Design miniCPU, start of the top module:
module miniCPU (
    input [17:0] switches,  
    input ligar,       
    input enviar,      
    input clk,         
    input rst_n,       
    output [7:0] LCD_DATA,
    output LCD_RS,
    output LCD_RW,
    output LCD_EN,
    output LCD_ON,
    output LCD_BLON
);
    wire [2:0] opcode = switches [17:15];
    wire [3:0] reg_dest = switches [14:11];
    wire [3:0] reg_input1 = switches[10:7];
    wire [3:0] reg_input2 = switches [6:3];
    wire signal = switches[6];
    wire [15:0] imediato_module = {10'd0, switches[5:0]};
    wire [15:0] imediato = (signal) ? (-imediato_module) : imediato_module;
    wire [15:0] mem_read_data1;
    wire [15:0] mem_read_data2;
    wire [15:0] alu_result;
    reg write_enable;
    reg [15:0] mem_write;
    reg [1:0] alu_selector;
    reg [15:0] alu_input_2;
    reg soft_reset; 
    wire memory_reset_signal = ligar & ~soft_reset;  
    parameter [2:0] LOAD = 3'b000, ADD = 3'b001, ADDI = 3'b010, SUB = 3'b011,
                    SUBI = 3'b100, MUL = 3'b101, CLEAR = 3'b110, DISPLAY = 3'b111;                   
    memoryCPU Memo (
        .clock(clk),
        .reset(memory_reset_signal),
  ...
Settings: LEC_CHECK=0, CAP_MARGIN=15, CORE_MARGIN=2, CORE_UTILIZATION=68, CTS_CLUSTER_DIAMETER=30, MAX_ROUTING_LAYER=met4, SETUP_SLACK_MARGIN=2.45, SLEW_MARGIN=20, TNS_END_PERCENT=95; clock period 10.1 ns.
run.sh (not shown) runs the stock make flow with config.mk's settings and CLKGATE_MAP_FILE=.
The starting point ended with an error in global routing.
Rerun with:
Settings changed: CAP_MARGIN 15 to 20, CORE_UTILIZATION 68 to 40, CTS_CLUSTER_DIAMETER 30 to unset, MAX_ROUTING_LAYER met4 to unset, SETUP_SLACK_MARGIN 2.45 to unset, TNS_END_PERCENT 95 to unset.
Clock period 10.1 ns to 12.1 ns, I/O delays scaled along.
Result: Now the flow passed the timing, design-rule and antenna checks; die size increases by well over a third; area after synthesis stays the same; synthesized cell count does not change.
Rerun with:
Settings changed: SETUP_SLACK_MARGIN set to 0.84.
Outcome:
- cell area climbs by 0.49%
- total power climbs by 1.6%
- die size does not change
- setup slack improves by 560 ps
- non-clock buffer count climbs by 7
Rerun with:
Settings changed: CAP_MARGIN 20 to 15, CORE_UTILIZATION 40 to 58, PLACE_DENSITY_LB_ADDON set to 0.17, SETUP_SLACK_MARGIN 0.84 to 2.45, TNS_END_PERCENT set to 95.
Clock period 12.1 ns to 10.1 ns, I/O delays scaled along.
=> The changed run finished clean. Total power rises by 41%. Cell count decreases by 0.56%. Synthesized area does not change. Register-to-register slack loses 690 ps. Clock-buffer cell count went up by 2. Sequential power increases by 21%. Non-clock buffer count grows by 342.

---

miniCPU again, from the RTL that the note above started with.
clock: 13.8 ns
lec_check: 0
abc_area: 1
cap_margin: 15
core_margin: 2
core_utilization: 72
cts_cluster_diameter: 106
setup_slack_margin: -0.87
slew_margin: 20
tns_end_percent: 95
Next try:
Settings changed: ABC_AREA 1 to not set, CTS_CLUSTER_DIAMETER 106 to 32, PLACE_DENSITY set to 0.68, SETUP_SLACK_MARGIN -0.87 to 2.45.
Clock period 13.8 ns to 10.1 ns, I/O delays scaled along.
=>
- This time the run did not get past 5_1_grt
- die area goes up by about 2.6%
- synthesized cell count goes down by about 20%
- synthesized area goes up by 2.7%
Next try:
Settings changed: CAP_MARGIN 15 to 20, CORE_UTILIZATION 72 to 40, CTS_CLUSTER_DIAMETER 32 to not set, PLACE_DENSITY 0.68 to not set, SETUP_SLACK_MARGIN 2.45 to not set, TNS_END_PERCENT 95 to not set.
Clock period 10.1 ns to 20.0 ns, I/O delays scaled along.
Result:
- This time the run completed without violations
- area after synthesis is unchanged
- die area went up by about 80%
- synthesized cell count is unchanged
Next try:
Settings changed: CORE_UTILIZATION 40 to 63.
Clock period 20.0 ns to 8.87 ns, I/O delays scaled along.
Outcome:
- The new run completed, yet does not pass: negative setup slack
- via count came out higher by 18%
- register-to-register slack is worse by 8.4 ns
- final cell count came out higher by 4.2%
- design area came out higher by 16%
- routed wire length came out higher by 20%
- non-clock buffer count came out higher by 618
- clock-buffer cell count came out lower by 9
Next try:
Settings changed: ABC_AREA set to 1, CORE_UTILIZATION 63 to 72, CTS_CLUSTER_SIZE set to 99, PLACE_DENSITY_LB_ADDON set to 0.05, SETUP_SLACK_MARGIN set to 2.79.
Clock period 8.87 ns to 9.45 ns, I/O delays scaled along.
With this change the flow stopped in 5_1_grt on GRT-0232.
Area after synthesis is lower by 2.6%.
Die area decreases by 15%.
Synthesized cell count rose by 24%.

---

miniCPU again, from the RTL that the note above started with.
## miniCPU
module miniCPU (
    input [17:0] switches,  
    input ligar,       
    input enviar,      
    input clk,         
    input rst_n,       
    output [7:0] LCD_DATA,
    output LCD_RS,
    output LCD_RW,
    output LCD_EN,
    output LCD_ON,
    output LCD_BLON
);
clock: 12.1 ns
lec_check: 0
cap_margin: 20
core_margin: 2
core_utilization: 25
slew_margin: 20
Then changed:
--- a/flow/config.mk
+++ b/flow/config.mk
@@ -6,6 +6,10 @@
 export NUM_CORES = 4
 export LEC_CHECK = 0
-export CAP_MARGIN = 20
+export ABC_AREA = 1
+export CAP_MARGIN = 0
 export CORE_MARGIN = 2
-export CORE_UTILIZATION = 25
+export CORE_UTILIZATION = 72
+export CTS_CLUSTER_DIAMETER = 362
+export CTS_CLUSTER_SIZE = 30
+export PLACE_DENSITY = 0.66
 export SLEW_MARGIN = 20
==> flow/constraint.sdc (replaced) <==
create_clock -name core_clock -period 6.84 [get_ports {clk}]
set_input_delay 1.3680 -clock core_clock [delete_from_list [all_inputs] [get_ports {clk}]]
set_output_delay 1.3680 -clock core_clock [all_outputs]
set_load 0.01 [all_outputs]
This time the run never finished: it broke off in global routing.
Area after synthesis came out lower by 2.6%.
Die area decreases by 66%.
Synthesized cell count is higher by 24%.
Then changed:
==> flow/config.mk (replaced) <==
export PLATFORM = sky130hd
export DESIGN_NAME = miniCPU
export DESIGN_NICKNAME = miniCPU
export VERILOG_FILES = /design/flow/design.v
export SDC_FILE = /design/flow/constraint.sdc
export NUM_CORES = 4
export LEC_CHECK = 0
export CAP_MARGIN = 40
export CORE_MARGIN = 2
export CORE_UTILIZATION = 72
export SLEW_MARGIN = 20
==> flow/constraint.sdc (replaced) <==
create_clock -name core_clock -period 10.5 [get_ports {clk}]
set_input_delay 2.1000 -clock core_clock [delete_from_list [all_inputs] [get_ports {clk}]]
set_output_delay 2.1000 -clock core_clock [all_outputs]
set_load 0.01 [all_outputs]
What happened:
- This time the run completed with no timing, DRC or antenna violations
- die area rises by 2.6%
- synthesized cell count falls by 19%
- area after synthesis rises by 2.7%
Then changed:
--- a/flow/config.mk
+++ b/flow/config.mk
@@ -6,6 +6,7 @@
 export NUM_CORES = 4
 export LEC_CHECK = 0
-export CAP_MARGIN = 40
+export CAP_MARGIN = 20
 export CORE_MARGIN = 2
-export CORE_UTILIZATION = 72
+export CORE_UTILIZATION = 53
+export PLACE_DENSITY = 0.47
 export SLEW_MARGIN = 20
==> flow/constraint.sdc (replaced) <==
create_clock -name core_clock -period 20.0 [get_ports {clk}]
set_input_delay 4.0000 -clock core_clock [delete_from_list [all_inputs] [get_ports {clk}]]
set_output_delay 4.0000 -clock core_clock [all_outputs]
set_load 0.01 [all_outputs]
Result: The new run went through all stages and came out clean; non-clock buffer count came out lower by 82; combinational power goes down by about 50%; cell count came out higher by 3.9%; area after synthesis does not change; clock skew came out higher by 47 ps; routed wire length is lower by about 3.5%; global-route usage went down by 14 points; die area is higher by 35%; final area is lower by about 0.8%; setup slack improves by 7800 ps; synthesized cell count is unchanged.
Power and IR drop assume default switching activity.
